==> run Y <==
==> flow/design.v <==
module decode(
	clk		,
	rst_n		,
	data_in	,
	data_out	
	);
	input clk;
	input rst_n;
	input [1:0] data_in;	 
	output reg data_out;
	wire [1:0] dis_00,dis_01,dis_10,dis_11;
	wire [31:0] add_1,add_2,add_3,add_4,add_5,add_6,add_7,add_8;
	reg [9:0]	path_s0,path_s1,path_s2,path_s3;   
	reg [31:0]	dis_s0,dis_s1,dis_s2,dis_s3;
	reg [19:0]count_clear;
	assign dis_00=data_in[1]+data_in[0];
	assign dis_01=data_in[1]+(data_in[0]^1'b1);
	assign dis_10=(data_in[1]^1'b1)+data_in[0];
	assign dis_11=(data_in[1]^1'b1)+(data_in[0]^1'b1);
	always @(posedge clk or negedge rst_n)
		if (rst_n==1'b0)
			count_clear<=20'b0;
		else if (count_clear>=20'd50000)
			count_clear<=20'b0;
		else
			count_clear<=count_clear+1'b1;
	assign add_1=dis_00+dis_s0;  
	assign add_2=dis_11+dis_s2;
	always @(posedge clk or negedge rst_n)
	begin
		if (rst_n==1'b0) 
			begin
				path_s0=10'b0;
				dis_s0=32'b0;
			end
		else if (count_clear==20'd50000)
			begin
				path_s0=10'b0;
				dis_s0=32'b0;
			end
		else if (add_1<=add_2)
			begin
				path_s0<={path_s0[8:0],1'b0};
				dis_s0<=add_1;
			end
		else 
			begin
				path_s0<={path_s2[8:0],1'b0};
				dis_s0<=add_2;
			end
	end
	assign add_3=dis_11+dis_s0;
	assign add_4=dis_00+dis_s2;
	always @(posedge clk or negedge rst_n)
	begin
		if (rst_n==1'b0) 
			begin
				path_s1=10'b0;
				dis_s1=32'b0;
			end
		else if (count_clear==20'd50000)
			begin
				path_s1=10'b0;
				dis_s1=32'b0;
			end
		else if (add_3<=add_4)
			begin
				path_s1<={path_s0[8:0],1'b1};
				dis_s1<=add_3;
			end
		else 
			begin
				path_s1<={path_s2[8:0],1'b1};
				dis_s1<=add_4;
			end
	end
	assign add_5=dis_01+dis_s1;
	assign add_6=dis_10+dis_s3;
	always @(posedge clk or negedge rst_n)
	begin
		if (rst_n==1'b0)
			begin
				path_s2=10'b0;
				dis_s2=32'b0;
			end
		else if (count_clear==20'd50000)
			begin
				path_s2=10'b0;
				dis_s2=32'b0;
			end
		else if (add_5<=add_6)
			begin
				path_s2<={path_s1[8:0],1'b0};
				dis_s2<=add_5;
			end
		else 
			begin
				path_s2<={path_s3[8:0],1'b0};
				dis_s2<=add_6;
			end
	end
	assign add_7=dis_10+dis_s1;
	assign add_8=dis_01+dis_s3;
	always @(posedge clk or negedge rst_n)
	begin
		if (rst_n==1'b0)
			begin
				path_s3=10'b0;
				dis_s3=32'b0;
			end
		else if (count_clear==20'd50000)
			begin
				path_s3=10'b0;
				dis_s3=32'b0;
			end
		else if (add_7<add_8)
			begin
				path_s3<={path_s1[8:0],1'b1};
				dis_s3<=add_7;
			end
		else 
			begin
				path_s3<={path_s3[8:0],1'b1};
				dis_s3<=add_8;
			end
	end
	always @(*)
	begin
		if ((dis_s0<=dis_s1)&&(dis_s0<=dis_s2)&&(dis_s0<=dis_s3))
			data_out<=path_s0[9];
		else if ((dis_s1<=dis_s0)&&(dis_s1<=dis_s2)&&(dis_s1<=dis_s3))
			data_out<=path_s1[9];
		else if ((dis_s2<=dis_s0)&&(dis_s2<=dis_s1)&&(dis_s2<=dis_s3))
			data_out<=path_s2[9];
		else  data_out<=path_s3[9];
	end
endmodule
==> flow/run.sh <==
#!/bin/bash
# the make line also repeats each setting of config.mk as NAME=value (left out here)
make -C /OpenROAD-flow-scripts/flow DESIGN_CONFIG=/design/flow/config.mk WORK_HOME=/design/flow/orfs CLKGATE_MAP_FILE= finish
==> flow/config.mk <==
export PLATFORM = sky130hd
export DESIGN_NAME = decode
export DESIGN_NICKNAME = decode
export VERILOG_FILES = /design/flow/design.v
export SDC_FILE = /design/flow/constraint.sdc
export NUM_CORES = 4
export LEC_CHECK = 0
export ABC_AREA = 0
export CAP_MARGIN = 20
export CORE_MARGIN = 2
export CORE_UTILIZATION = 72
export HOLD_SLACK_MARGIN = -0.08
export PLACE_DENSITY = 0.67
export SLEW_MARGIN = 20
export TNS_END_PERCENT = 5
==> flow/constraint.sdc <==
create_clock -name core_clock -period 4.77 [get_ports {clk}]
set_input_delay 0.9540 -clock core_clock [delete_from_list [all_inputs] [get_ports {clk}]]
set_output_delay 0.9540 -clock core_clock [all_outputs]
set_load 0.01 [all_outputs]
==> run H (differences from run Y) <==
ABC_AREA = not set   (was 0)
CORE_UTILIZATION = 61   (was 72)
HOLD_SLACK_MARGIN = not set   (was -0.08)
PLACE_DENSITY = 0.6   (was 0.67)
SETUP_SLACK_MARGIN = 1.11   (was not set)
TNS_END_PERCENT = not set   (was 5)
==> flow/constraint.sdc (replaced) <==
create_clock -name core_clock -period 4.33 [get_ports {clk}]
set_input_delay 0.8660 -clock core_clock [delete_from_list [all_inputs] [get_ports {clk}]]
set_output_delay 0.8660 -clock core_clock [all_outputs]
set_load 0.01 [all_outputs]
==> run C (differences from run Y) <==
ABC_AREA = not set   (was 0)
CORE_MARGIN = 7   (was 2)
CORE_UTILIZATION = 40   (was 72)
CTS_CLUSTER_DIAMETER = 195   (was not set)
HOLD_SLACK_MARGIN = 0.18   (was -0.08)
PLACE_DENSITY = not set   (was 0.67)
TNS_END_PERCENT = not set   (was 5)
==> flow/constraint.sdc (replaced) <==
create_clock -name core_clock -period 6.0 [get_ports {clk}]
set_input_delay 1.2000 -clock core_clock [delete_from_list [all_inputs] [get_ports {clk}]]
set_output_delay 1.2000 -clock core_clock [all_outputs]
set_load 0.01 [all_outputs]
==> comparison <==
- Run H did not get past global routing on GRT-0232. Run C completed with no timing, DRC or antenna violations. Run Y died in global routing.
- In synthesized area, run H and run C do not differ.
- Synthesized cell count is the same in run Y and run C.
- Between run Y and run H, the lower die area is in run Y (gap 15%, measured against run H).

========
==> yarrow: inputs <==
RTL: the design.v shown in full above, as it stands there.
make LEC_CHECK=0 CAP_MARGIN=20 CORE_MARGIN=2 CORE_UTILIZATION=40 PLACE_DENSITY=0.6 SLEW_MARGIN=20 finish   # period 5.89 ns
run.sh (not shown) runs the stock make flow with config.mk's settings and CLKGATE_MAP_FILE=.
==> inputs of raven, as changes to yarrow <==
CORE_UTILIZATION = 68   (was 40)
==> flow/constraint.sdc (replaced) <==
create_clock -name core_clock -period 8.18 [get_ports {clk}]
set_input_delay 1.6360 -clock core_clock [delete_from_list [all_inputs] [get_ports {clk}]]
set_output_delay 1.6360 -clock core_clock [all_outputs]
set_load 0.01 [all_outputs]
==> flow_summary.ini <==
; implementation run metrics
[status]
status = timing/DRC/antenna clean

[finish]
final_area_um2 = 20400
fill_cells = 2189
area_growth_pct = 5.32
num-clock-buffers = 20

[grt]
met3_usage_pct = 9.04
grt_max_degree = 115

[critical_path]
cp.depth = 20
critPathRequiredTime_ns = 8.52

[timing]
period_used_pct = 94.2
That was raven.
==> flow_summary.ini <==
; implementation run metrics
[finish]
fill_cells = 4659
final_area_um2 = 22400
num-clock-buffers = 17
area_growth_pct = 15.7

[critical_path]
cp.depth = 22
critPathRequiredTime_ns = 6.28

[status]
status = timing/DRC/antenna clean

[grt]
met3_usage_pct = 4.83
That was yarrow.

========
==> 11-01: inputs <==
// decode: RTL as listed in full above, without the edits since
make LEC_CHECK=0 ABC_AREA=1 CAP_MARGIN=35 CORE_MARGIN=2 CORE_UTILIZATION=72 CTS_CLUSTER_DIAMETER=98 CTS_CLUSTER_SIZE=20 HOLD_SLACK_MARGIN=-0.04 MAX_ROUTING_LAYER=met4 PLACE_DENSITY_LB_ADDON=0.3 SLEW_MARGIN=15 TNS_END_PERCENT=65 finish   # period 4.78 ns
==> 02-06: changes against 11-01 <==
Settings changed: ABC_AREA 1 to 0, CAP_MARGIN 35 to 20, CTS_CLUSTER_DIAMETER 98 to default, CTS_CLUSTER_SIZE 20 to 36, HOLD_SLACK_MARGIN -0.04 to -0.08, MAX_ROUTING_LAYER met4 to default, PLACE_DENSITY from default to 0.67, PLACE_DENSITY_LB_ADDON 0.3 to default, SLEW_MARGIN 15 to 20, TNS_END_PERCENT 65 to default.
==> flow/constraint.sdc (replaced) <==
create_clock -name core_clock -period 4.75 [get_ports {clk}]
set_input_delay 0.9500 -clock core_clock [delete_from_list [all_inputs] [get_ports {clk}]]
set_output_delay 0.9500 -clock core_clock [all_outputs]
set_load 0.01 [all_outputs]
==> 03-07: changes against 11-01 <==
Settings changed: ABC_AREA 1 to default, CAP_MARGIN 35 to 20, CORE_UTILIZATION 72 to 65, CTS_CLUSTER_DIAMETER 98 to default, CTS_CLUSTER_SIZE 20 to 50, HOLD_SLACK_MARGIN -0.04 to 0.29, MAX_ROUTING_LAYER met4 to default, PLACE_DENSITY from default to 0.6, PLACE_DENSITY_LB_ADDON 0.3 to default, SETUP_SLACK_MARGIN from default to 1.11, SLEW_MARGIN 15 to 20, TNS_END_PERCENT 65 to default.
==> flow/constraint.sdc (replaced) <==
create_clock -name core_clock -period 4.33 [get_ports {clk}]
set_input_delay 0.8660 -clock core_clock [delete_from_list [all_inputs] [get_ports {clk}]]
set_output_delay 0.8660 -clock core_clock [all_outputs]
set_load 0.01 [all_outputs]
==> qor summary <==
	02-06	11-01	03-07
Final weighted congestion in routability-driven placement	1.095	1.172	1.026
Result of the run	aborted with a tool error	failed layout checks	aborted with a tool error
Failing step	global routing	-	global routing
Reasons for failing layout checks	-	negative setup slack	-
Cell Type Count	73	49	73
Die height	168.1 um	174.7 um	176.7 um
Worst slack at placement	-1.179 ns	-0.9353 ns	-1.357 ns
Multiplexer share	1.806%	0%	1.806%
Complex Gates by Area	14.99%	8.694%	14.99%
Instance tally after logic synthesis	2293	3051	2293
Cells in synth_stat.txt	2293	3051	2293
Total placed instance area	0.02299 mm^2	0.02350 mm^2	0.02372 mm^2
Post-synthesis chip area from yosys	0.01940 mm^2	0.02097 mm^2	0.01940 mm^2
Area share of the largest cell type after synthesis	23.48%	21.72%	23.48%
Most common cell in the synthesized netlist	ha_1	nand2_1	ha_1
Synth Area in XOR/XNOR	11.77%	9.565%	11.77%
HPWL Detailed	54710 um	59930 um	56130 um
Area share of fa/ha/maj cells after synthesis	21.80%	20.17%	21.80%
Post-Syn Area per Cell	8.459 um^2	6.873 um^2	8.459 um^2
Netlist area before placement	0.01940 mm^2	0.02097 mm^2	0.01940 mm^2
Pre-placement core utilization	72.57%	73.06%	65.79%
Die area	0.02827 mm^2	0.03050 mm^2	0.03124 mm^2
Simple-gate area share of the yosys netlist	21.87%	31.53%	21.87%
Die Width	168.1 um	174.7 um	176.7 um
Area inside the core boundary	0.02673 mm^2	0.02870 mm^2	0.02948 mm^2
Sequential-to-total area share from yosys stat	23.48%	21.72%	23.48%
Setup repair bufs after CTS	31	3	70

========
==> run K <==
Starts from the design.v that is shown in full above.
Settings: LEC_CHECK=0, CAP_MARGIN=20, CORE_MARGIN=2, CORE_UTILIZATION=72, PLACE_DENSITY=0.4, SLEW_MARGIN=20, TNS_END_PERCENT=10; clock period 4.57 ns.
==> inputs of run A, as changes to run K <==
- CORE_ASPECT_RATIO: not set -> 0.87
- CORE_UTILIZATION: 72 -> 40
- CTS_CLUSTER_DIAMETER: not set -> 397
- CTS_CLUSTER_SIZE: not set -> 98
- PLACE_DENSITY: 0.4 -> 0.39
- TNS_END_PERCENT: 10 -> not set
==> flow/constraint.sdc (replaced) <==
create_clock -name core_clock -period 6.0 [get_ports {clk}]
set_input_delay 1.2000 -clock core_clock [delete_from_list [all_inputs] [get_ports {clk}]]
set_output_delay 1.2000 -clock core_clock [all_outputs]
set_load 0.01 [all_outputs]
==> inputs of run D, as changes to run K <==
- ABC_AREA: not set -> 0
- HOLD_SLACK_MARGIN: not set -> -0.08
- PLACE_DENSITY: 0.4 -> 0.67
- SETUP_SLACK_MARGIN: not set -> 0.98
- TNS_END_PERCENT: 10 -> not set
==> flow/constraint.sdc (replaced) <==
create_clock -name core_clock -period 6.0 [get_ports {clk}]
set_input_delay 1.2000 -clock core_clock [delete_from_list [all_inputs] [get_ports {clk}]]
set_output_delay 1.2000 -clock core_clock [all_outputs]
set_load 0.01 [all_outputs]
==> summary of the runs <==
- Of run D and run A, run A has the higher sequential share of layout area (gap 1.0 points).
- Of run D and run A, run D has the higher core utilization (gap 42 points).
- Against run D, the register-to-register slack of run A is worse by 60 ps.
- Area after synthesis is the same in run A and run K.
- In run D the routed wire length is larger than in run A, by 5.3%.
- Run K aborted during global routing with GRT-0116. Run A finished with timing, DRC and antenna clean. Run D produced a clean layout.
- Between run D and run A, the lower critical path depth is in run A (gap 1).
==> figures <==
	run A	run D	run K
Outcome	finished clean	finished clean	stopped before the end
Failing step	-	-	global routing
Vertical die size	209 microns	168 microns	168 microns
Capture point of the worst reg-to-reg path	dis_s3[27]	dis_s0[11]	-
Routed vias	17,898	20,992	-
Count of buffers added by post-CTS timing repair for setup	0	19	39
Number of buffers other than clock buffers in the final layout	180	193	-
Placer congestion estimate	0.928	1.08	1.08
Met3 routed WL	3600 microns	10,600 microns	-
Final worst-path cycle share	97.2%	85.9%	-
Reg-to-reg slack, setup	870 ps	930 ps	-
Combinational gates	1,903	1,904	-
Layout inverter count without the clock tree	124	124	-
Worst Slack Setup Final	169 ps	847 ps	-
Fin nets	2,750	2,764	-
Fp util	40.4%	72.6%	72.6%
Max-slew violation count	0	0	-

========
==> inputs of v16 <==
RTL: the design.v shown in full above, as it stands there.
make LEC_CHECK=0 CAP_MARGIN=20 CELL_PAD_IN_SITES_GLOBAL_PLACEMENT=1 CORE_ASPECT_RATIO=0.5 CORE_MARGIN=2 CORE_UTILIZATION=40 CTS_CLUSTER_DIAMETER=339 CTS_CLUSTER_SIZE=98 PLACE_DENSITY=0.82 SLEW_MARGIN=20 finish   # period 6.0 ns
==> v25: changes against v16 <==
==> flow/config.mk (replaced) <==
export PLATFORM = sky130hd
export DESIGN_NAME = decode
export DESIGN_NICKNAME = decode
export VERILOG_FILES = /design/flow/design.v
export SDC_FILE = /design/flow/constraint.sdc
export NUM_CORES = 4
export LEC_CHECK = 0
export ABC_AREA = 1
export CAP_MARGIN = 20
export CORE_MARGIN = 2
export CORE_UTILIZATION = 70
export CTS_CLUSTER_DIAMETER = 216
export SETUP_SLACK_MARGIN = 0.3
export SLEW_MARGIN = 20
==> flow/constraint.sdc (replaced) <==
create_clock -name core_clock -period 2.93 [get_ports {clk}]
set_input_delay 0.5860 -clock core_clock [delete_from_list [all_inputs] [get_ports {clk}]]
set_output_delay 0.5860 -clock core_clock [all_outputs]
set_load 0.01 [all_outputs]
==> v12: changes against v16 <==
==> flow/config.mk (replaced) <==
export PLATFORM = sky130hd
export DESIGN_NAME = decode
export DESIGN_NICKNAME = decode
export VERILOG_FILES = /design/flow/design.v
export SDC_FILE = /design/flow/constraint.sdc
export NUM_CORES = 4
export LEC_CHECK = 0
export CAP_MARGIN = 20
export CORE_MARGIN = 2
export CORE_UTILIZATION = 67
export CTS_CLUSTER_DIAMETER = 353
export CTS_CLUSTER_SIZE = 37
export PLACE_DENSITY = 0.6
export SLEW_MARGIN = 20
==> flow/constraint.sdc (replaced) <==
create_clock -name core_clock -period 4.87 [get_ports {clk}]
set_input_delay 0.9740 -clock core_clock [delete_from_list [all_inputs] [get_ports {clk}]]
set_output_delay 0.9740 -clock core_clock [all_outputs]
set_load 0.01 [all_outputs]
==> results.toml <==
# yosys + openroad results
[logic_synthesis]
yosysChipArea_mm2 = 0.0210
synth_seq_share_pct = 21.7
ys_sh_mux_pct = 0
top_cells_by_area = "dfrtp_1 22%, ha_1 20%, nand2_1 12%"
ys_types = 49
xor_share_pct = 9.57
ys_cells = 3051
synth_top_area_share_pct = 21.7
synthTopCellsByCount = "678 x nand2_1, 468 x nor2_1, 348 x inv_1"
synth-simple-area-share_pct = 31.5

[outcome]
haltStage = "clock tree synthesis"
firstError = "[ERROR DPL-0038] Utilization greater than 100%, impossible to legalize"
status = "did not finish"

[place]
dpl_worst_slack_ps = -2350
placed_cell_area_mm2 = 0.0269

[floorplan]
coreArea_mm2 = 0.0296
dieWidth_um = 177
-- figures above: v25

==> results.toml <==
# generated from flow reports
[outcome]
status = "complete, but fails checks"
so.violations = "negative setup slack"

[floorplan]
dieWidth_um = 174
coreArea_mm2 = 0.0286

[place]
placed_cell_area_mm2 = 0.0227

[logic_synthesis]
ys_cells = 2293
synth_seq_share_pct = 23.5
ys_types = 73
yosysChipArea_mm2 = 0.0194

[sta]
setup_viol = 50
setup_ws_ps = -131
-- figures above: v12

==> results.toml <==
# generated from flow reports
[outcome]
status = "finished clean"

[place]
dpl_worst_slack_ps = -341
placed_cell_area_mm2 = 0.0216

[floorplan]
dieWidth_um = 315
coreArea_mm2 = 0.0474

[logic_synthesis]
ys_cells = 2293
xor_share_pct = 11.8
synthTopCellsByCount = "338 x ha_1, 212 x xnor2_1, 203 x nand2_1"
ys_types = 73
top_cells_by_area = "dfrtp_1 23%, ha_1 22%, xnor2_1 9.6%"
synth-simple-area-share_pct = 21.9
yosysChipArea_mm2 = 0.0194
-- figures above: v16

